==> 07-16: inputs <==
==> flow/design.v <==
module mux2 #(parameter n = 16) (Out, InA, InB, Select);
	input 	[n-1:0]	InA, InB;
	input			Select;
	output 	[n-1:0]	Out;
	assign Out = Select ? InB : InA;
endmodule
module add(Out, InA, InB);
	input 		[4:0] InA, InB;
	output reg	[4:0] Out;
	always @(*) begin
		Out = InA + InB;
	end
endmodule
module SignExtend(Out, In);
	input 	[4:0] 	In;
	output 	[15:0] 	Out;
	assign Out = In[4] ? {11'b11111111111, In}:{11'b00000000000, In};
endmodule
module ALU (Out, Zero, InA, InB, ALU_opcode);
	input signed		[15:0]	InA, InB;
	input				[2:0]	ALU_opcode;
	output reg signed	[15:0]	Out;
	output reg					Zero;
	always @(*) begin
		case (ALU_opcode)
			3'd0:	Out = InA + InB;
			3'd1:	Out = InA - InB;
			3'd2:	Out = InA & InB;
			3'd3:	Out = InA | InB;
			3'd4:	Out = InA ^ InB;
			3'd5:	Out = InA >> InB[2:0];
			3'd6:	Out = InA >>> InB[2:0];
			3'd7:	Out = InA << InB[2:0];
		endcase
		Zero = (Out == 16'd0) ? 1'b1 : 1'b0;
	end
endmodule
module PC(PC, In, RST, CLK);
	input		[4:0] 	In;
	input 				CLK, RST;
	output reg	[4:0] 	PC;
	always @(posedge CLK) begin
		if (RST)
			PC <= 5'd0;
		else
			PC <= In;
	end
endmodule
module RegFile(	ReadData1, 
				ReadData2,
				REG0,
				REG1,
				REG2,
				REG3,
				REG4,
				REG5,
				REG6,
				REG7,
				WriteData, 
				ReadWriteEn, 
				WriteAddress, 
				ReadAddress1, 
				ReadAddress2, 
				RST,
				CLK);
	input 			ReadWriteEn, RST, CLK;	
	input	[2:0] 	WriteAddress, ReadAddress1, ReadAddress2;
	input	[15:0] 	WriteData;
	output 	[15:0] 	ReadData1, ReadData2;
	output	[15:0] 	REG0, REG1, REG2, REG3, REG4, REG5, REG6, REG7;
	reg 	[15:0] array_reg [7:0];
	reg 	[15:0] reg1, reg2;
	integer i;
	always @(posedge CLK) begin
		if (RST) begin
			for (i=0; i<8; i=i+1)
				array_reg[i] <= 16'd0;
		end
		else if(ReadWriteEn) begin
			if (WriteAddress != 3'd0)
				array_reg[WriteAddress] <= WriteData;	
		end
	end
	always @(*) begin 
			reg1 = array_reg[ReadAddress1];
			reg2 = array_reg[ReadAddress2];
	end	
	assign REG0 = array_reg[0];
	assign REG1 = array_reg[1];
	assign REG2 = array_reg[2];
	assign REG3 = array_reg[3];
	assign REG4 = array_reg[4];
	assign REG5 = array_reg[5];
	assign REG6 = array_reg[6];
	assign REG7 = array_reg[7];
	assign ReadData1 = reg1;
	assign ReadData2 = reg2;
endmodule
module DMEM(ReadData, Address, WriteData, WriteEn, RST, CLK);
	input 				CLK, RST, WriteEn;
	input 		[15:0] 	Address, WriteData;
	output 	 	[15:0] 	ReadData;
	reg [15:0] array_reg [15:0];
	integer i;
	always @ (posedge CLK)begin
		if (RST) begin
			for (i=0; i<16; i=i+1)
				array_reg[i] <= 16'd0;
		end
		else if (WriteEn)
			array_reg[Address[3:0]] <= WriteData;
	end
	assign ReadData = array_reg[Address[3:0]];
endmodule
module Control(PCSrc, RegSrc, RegWrEn, ALUSrc, ALUopcode, DmemWrEn, WrSrc, INST, z);
	input				z;
	input		[4:0] 	INST;
	output reg	[2:0] 	ALUopcode;
	output reg 			PCSrc, RegSrc, RegWrEn, ALUSrc, DmemWrEn, WrSrc;
	always @(*) begin
		PCSrc = 1'b0;
		RegSrc = 1'b0;
		RegWrEn = 1'b0;
		ALUSrc = 1'b0;
		DmemWrEn = 1'b0;
		WrSrc = 1'b1;
		ALUopcode = 3'd0;
		if(INST[4] == 1'b0) begin		 
			PCSrc = 1'b0;
			RegSrc = 1'b1;
			RegWrEn = 1'b1;
			ALUSrc = 1'b0; 				
			DmemWrEn = 1'b0;
			WrSrc = 1'b1;
			if(INST[3:0] == 4'b0010) ALUopcode = 3'd0; 	 
			if(INST[3:0] == 4'b0011) ALUopcode = 3'd1;	 
			if(INST[3:0] == 4'b0100) ALUopcode = 3'd2;	 
			if(INST[3:0] == 4'b0101) ALUopcode = 3'd3;	 
			if(INST[3:0] == 4'b0110) ALUopcode = 3'd4;	 
			if(INST[3:0] == 4'b1000) ALUopcode = 3'd5; 	 
			if(INST[3:0] == 4'b1001) ALUopcode = 3'd6;	 
			if(INST[3:0] == 4'b1010) ALUopcode = 3'd7;	 
		end
		else if(INST[4] == 1'd1) begin
			if(INST[3] == 1'b0) begin 			 
				PCSrc = 1'b0;
				RegSrc = 1'b1;
				RegWrEn = 1'b1;
				ALUSrc = 1'b1;
				DmemWrEn = 1'b0;
				WrSrc = 1'b1;
				if(INST[2:0] == 3'b010) ALUopcode = 3'd0; 	 
				if(INST[2:0] == 3'b100) ALUopcode = 3'd2;	 
				if(INST[2:0] == 3'b101) ALUopcode = 3'd3;	 
				if(INST[2:0] == 3'b110) ALUopcode = 3'd4;	 
			end
			else if (INST[3] == 1'b1) begin
				if (INST[3:0] == 4'b1100) begin     
					PCSrc = 1'b0;
					RegSrc = 1'b0;
					RegWrEn = 1'b1;
					ALUSrc = 1'b1;
					DmemWrEn = 1'b0;
					WrSrc = 1'b0;
					ALUopcode = 3'd0; 	 
				end
				else if (INST[3:0] == 4'b1101) begin     
					PCSrc = 1'b0;
					RegSrc = 1'b0;
					RegWrEn = 1'b0;
					ALUSrc = 1'b1;
					DmemWrEn = 1'b1;
					WrSrc = 1'b0;
					ALUopcode = 3'd0; 	 
				end
				else if (INST[3:0] == 4'b1110) begin     
					RegSrc = 1'b0;
					RegWrEn = 1'b0;
					ALUSrc = 1'b0;
					DmemWrEn = 1'b0;
					WrSrc = 1'b1;
					ALUopcode = 3'd1; 	 
					if(z == 1'b1)
						PCSrc = 1'b1;
					else	
						PCSrc = 1'b0;
				end
				else if (INST[3:0] == 4'b1111) begin     
					RegSrc = 1'b0;
					RegWrEn = 1'b0;
					ALUSrc = 1'b0;
					DmemWrEn = 1'b0;
					WrSrc = 1'b1;
					ALUopcode = 3'd1; 	 
					if(z == 1'b1)
						PCSrc = 1'b0;
					else	
						PCSrc = 1'b1;
				end
			end
		end
	end
endmodule
module Datapath (CLK, RST, INSTR, PCSrc, RegSrc, RegWrEn, ALUSrc, ALUopcode, DmemWrEn, WrSrc, INST, Zero, PC,
				REG0, REG1, REG2, REG3, REG4, REG5, REG6, REG7, ALU_result, outDMEM, ALU_A, ALU_B
				);
	input			CLK, RST, PCSrc, RegSrc, RegWrEn, ALUSrc, DmemWrEn, WrSrc;
	input 	[2:0]	ALUopcode;
	input	[15:0]	INSTR;
	output	[5:0]	PC;
	output 	[15:0]	REG0, REG1, REG2, REG3, REG4, REG5, REG6, REG7;
	output	[15:0]	ALU_result, outDMEM;
	output	[4:0]	INST;
	output			Zero;
	output	[15:0]	ALU_A, ALU_B;
	wire	[15:0]	instruction;
	wire 	[4:0]	PCout;
	wire	[4:0]	pc0, pc1, muxPC;
	wire	[2:0]	muxRegFile;
	wire	[15:0]	A, B;
	wire	[15:0]	kq_signExtend, muxALU;
	wire	[15:0]	outALU;
	wire	[15:0]	muxDataWr;
	mux2 #(.n(5)) inst0(.Select(PCSrc), .InA(pc0), .InB(pc1), .Out(muxPC));
	PC inst1(.CLK(CLK), .RST(RST), .In(muxPC), .PC(PCout));
	add inst2(.InA(5'd1), .InB(PCout), .Out(pc0));
	assign instruction = INSTR;	 
	add inst4(.InA(instruction[4:0]), .InB(PCout), .Out(pc1));
	assign PC = PCout << 1;
	assign INST = instruction[15:11];
	mux2 #(.n(3)) inst5(.Select(RegSrc), .InA(instruction[10:8]), .InB(instruction[4:2]), .Out(muxRegFile));
	RegFile inst6 (	.ReadData1(A), 
					.ReadData2(B),
					.REG0(REG0),
					.REG1(REG1),
					.REG2(REG2),
					.REG3(REG3),
					.REG4(REG4),
					.REG5(REG5),
					.REG6(REG6),
					.REG7(REG7),
					.WriteData(muxDataWr), 
					.ReadWriteEn(RegWrEn), 
					.WriteAddress(instruction[10:8]), 
					.ReadAddress1(instruction[7:5]), 
					.ReadAddress2(muxRegFile), 
					.RST(RST),
					.CLK(CLK));
	SignExtend inst7(.In(instruction[4:0]), .Out(kq_signExtend));
	mux2 #(.n(16)) inst8(.Select(ALUSrc), .InA(B), .InB(kq_signExtend), .Out(muxALU));
	ALU inst9(.InA(A), .InB(muxALU), .ALU_opcode(ALUopcode), .Out(outALU), .Zero(Zero));
	DMEM inst10(.ReadData(outDMEM), .Address(outALU), .WriteData(B), .WriteEn(DmemWrEn), .RST(RST), .CLK(CLK));
	mux2 #(.n(16)) inst11(.Select(WrSrc), .InA(outDMEM), .InB(outALU), .Out(muxDataWr));
	assign ALU_result = outALU;
	assign ALU_A = A;
	assign ALU_B = muxALU;
endmodule
module Lab4(CLK, RST, INSTR, PC, REG0, REG1, REG2, REG3, REG4, REG5, REG6, REG7, 
		inst_opcode, ALUopcode, ALU_result, Zero, outDMEM, ALU_A, ALU_B);
	input	CLK, RST;
	input		[15:0]	INSTR;
	output 		[5:0]	PC;
	output 		[15:0]	REG0, REG1, REG2, REG3, REG4, REG5, REG6, REG7;
	output 		[4:0]	inst_opcode;
	output 		[2:0]	ALUopcode;
	output 		[15:0]	ALU_result, outDMEM, ALU_A, ALU_B;
	output				Zero;
	wire 				PCSrc, RegSrc, RegWrEn, ALUSrc, DmemWrEn, WrSrc;
	Control c(.PCSrc(PCSrc), .RegSrc(RegSrc), 
			.RegWrEn(RegWrEn), .ALUSrc(ALUSrc), 
			.ALUopcode(ALUopcode), 
			.DmemWrEn(DmemWrEn), .WrSrc(WrSrc), 
			.INST(inst_opcode), .z(Zero));
	Datapath d(	.CLK(CLK), .RST(RST), .INSTR(INSTR), .PCSrc(PCSrc), .RegSrc(RegSrc), 
				.RegWrEn(RegWrEn), .ALUSrc(ALUSrc), 
				.ALUopcode(ALUopcode), .DmemWrEn(DmemWrEn), 
				.WrSrc(WrSrc), .INST(inst_opcode), .Zero(Zero), .PC(PC),
				.REG0(REG0), .REG1(REG1), .REG2(REG2), .REG3(REG3), 
				.REG4(REG4), .REG5(REG5), .REG6(REG6), .REG7(REG7), .ALU_result(ALU_result),
				.outDMEM(outDMEM), .ALU_A(ALU_A), .ALU_B(ALU_B)
				);
endmodule
==> flow/run.sh <==
#!/bin/bash
# the make line also repeats each setting of config.mk as NAME=value (left out here)
make -C /OpenROAD-flow-scripts/flow DESIGN_CONFIG=/design/flow/config.mk WORK_HOME=/design/flow/orfs CLKGATE_MAP_FILE= finish
==> flow/config.mk <==
export PLATFORM = sky130hd
export DESIGN_NAME = Lab4
export DESIGN_NICKNAME = Lab4
export VERILOG_FILES = /design/flow/design.v
export SDC_FILE = /design/flow/constraint.sdc
export NUM_CORES = 4
export LEC_CHECK = 0
export ABC_AREA = 1
export CAP_MARGIN = 20
export CORE_MARGIN = 2
export CORE_UTILIZATION = 72
export CTS_CLUSTER_DIAMETER = 372
export CTS_CLUSTER_SIZE = 98
export PLACE_DENSITY = 0.38
export SLEW_MARGIN = 20
export TNS_END_PERCENT = 10
==> flow/constraint.sdc <==
create_clock -name core_clock -period 5.37 [get_ports {CLK}]
set_input_delay 1.0740 -clock core_clock [delete_from_list [all_inputs] [get_ports {CLK}]]
set_output_delay 1.0740 -clock core_clock [all_outputs]
set_load 0.01 [all_outputs]
==> 09-05: changes against 07-16 <==
- ABC_AREA: 1 -> not set
- CORE_UTILIZATION: 72 -> 58
- CTS_CLUSTER_DIAMETER: 372 -> not set
- CTS_CLUSTER_SIZE: 98 -> 53
- PLACE_DENSITY: 0.38 -> 0.6
- TNS_END_PERCENT: 10 -> 5
==> flow/constraint.sdc (replaced) <==
create_clock -name core_clock -period 11.3 [get_ports {CLK}]
set_input_delay 2.2600 -clock core_clock [delete_from_list [all_inputs] [get_ports {CLK}]]
set_output_delay 2.2600 -clock core_clock [all_outputs]
set_load 0.01 [all_outputs]
==> 12-27: changes against 07-16 <==
- ABC_AREA: 1 -> not set
- CORE_UTILIZATION: 72 -> 66
- CTS_CLUSTER_DIAMETER: 372 -> not set
- CTS_CLUSTER_SIZE: 98 -> 54
- PLACE_DENSITY: 0.38 -> 0.91
- TNS_END_PERCENT: 10 -> 35
==> flow/constraint.sdc (replaced) <==
create_clock -name core_clock -period 7.47 [get_ports {CLK}]
set_input_delay 1.4940 -clock core_clock [delete_from_list [all_inputs] [get_ports {CLK}]]
set_output_delay 1.4940 -clock core_clock [all_outputs]
set_load 0.01 [all_outputs]
==> qor summary <==
Status: 07-16 stopped before the end; 12-27 stopped before the end; 09-05 timing/DRC/antenna clean
Failing step: 07-16 4_1_cts; 12-27 5_1_grt; 09-05 -
Cell area after synthesis: 07-16 22,500 sq um; 12-27 23,200 sq um; 09-05 23,200 sq um
Cts repair resizes: 07-16 -; 12-27 299; 09-05 0
Simple-gate share of the synthesized area: 07-16 31.5%; 12-27 16.4%; 09-05 16.4%
Weighted congestion reported at the end of routability-driven placement: 07-16 1.16; 12-27 1.23; 09-05 1.03
Adder Area Share: 07-16 3.12%; 12-27 3.03%; 09-05 3.03%
Synthesized area per cell: 07-16 8.16 sq um; 12-27 10.6 sq um; 09-05 10.6 sq um
H-tree Lvls: 07-16 -; 12-27 2; 09-05 2
DIE WIDTH: 07-16 181 microns; 12-27 191 microns; 09-05 204 microns
XOR Share, Synth: 07-16 0.777%; 12-27 1.17%; 09-05 1.17%
Core Density at Floorplan: 07-16 73.5%; 12-27 67.1%; 09-05 58.6%
Root buffer cell: 07-16 -; 12-27 sky130_fd_sc_hd__clkbuf_16; 09-05 sky130_fd_sc_hd__clkbuf_16
Final HPWL DP: 07-16 71.7 mm; 12-27 68.5 mm; 09-05 58.3 mm
Number of buffers inserted for hold repair after clock tree synthesis: 07-16 -; 12-27 0; 09-05 0
Post-CTS Repair Setup Buffers: 07-16 -; 12-27 61; 09-05 0
Std-Cell Rows: 07-16 64; 12-27 68; 09-05 73
Max Root-Sink Buffers: 07-16 -; 12-27 3; 09-05 3
Yosys top cell area share: 07-16 51.2%; 12-27 49.7%; 09-05 49.7%
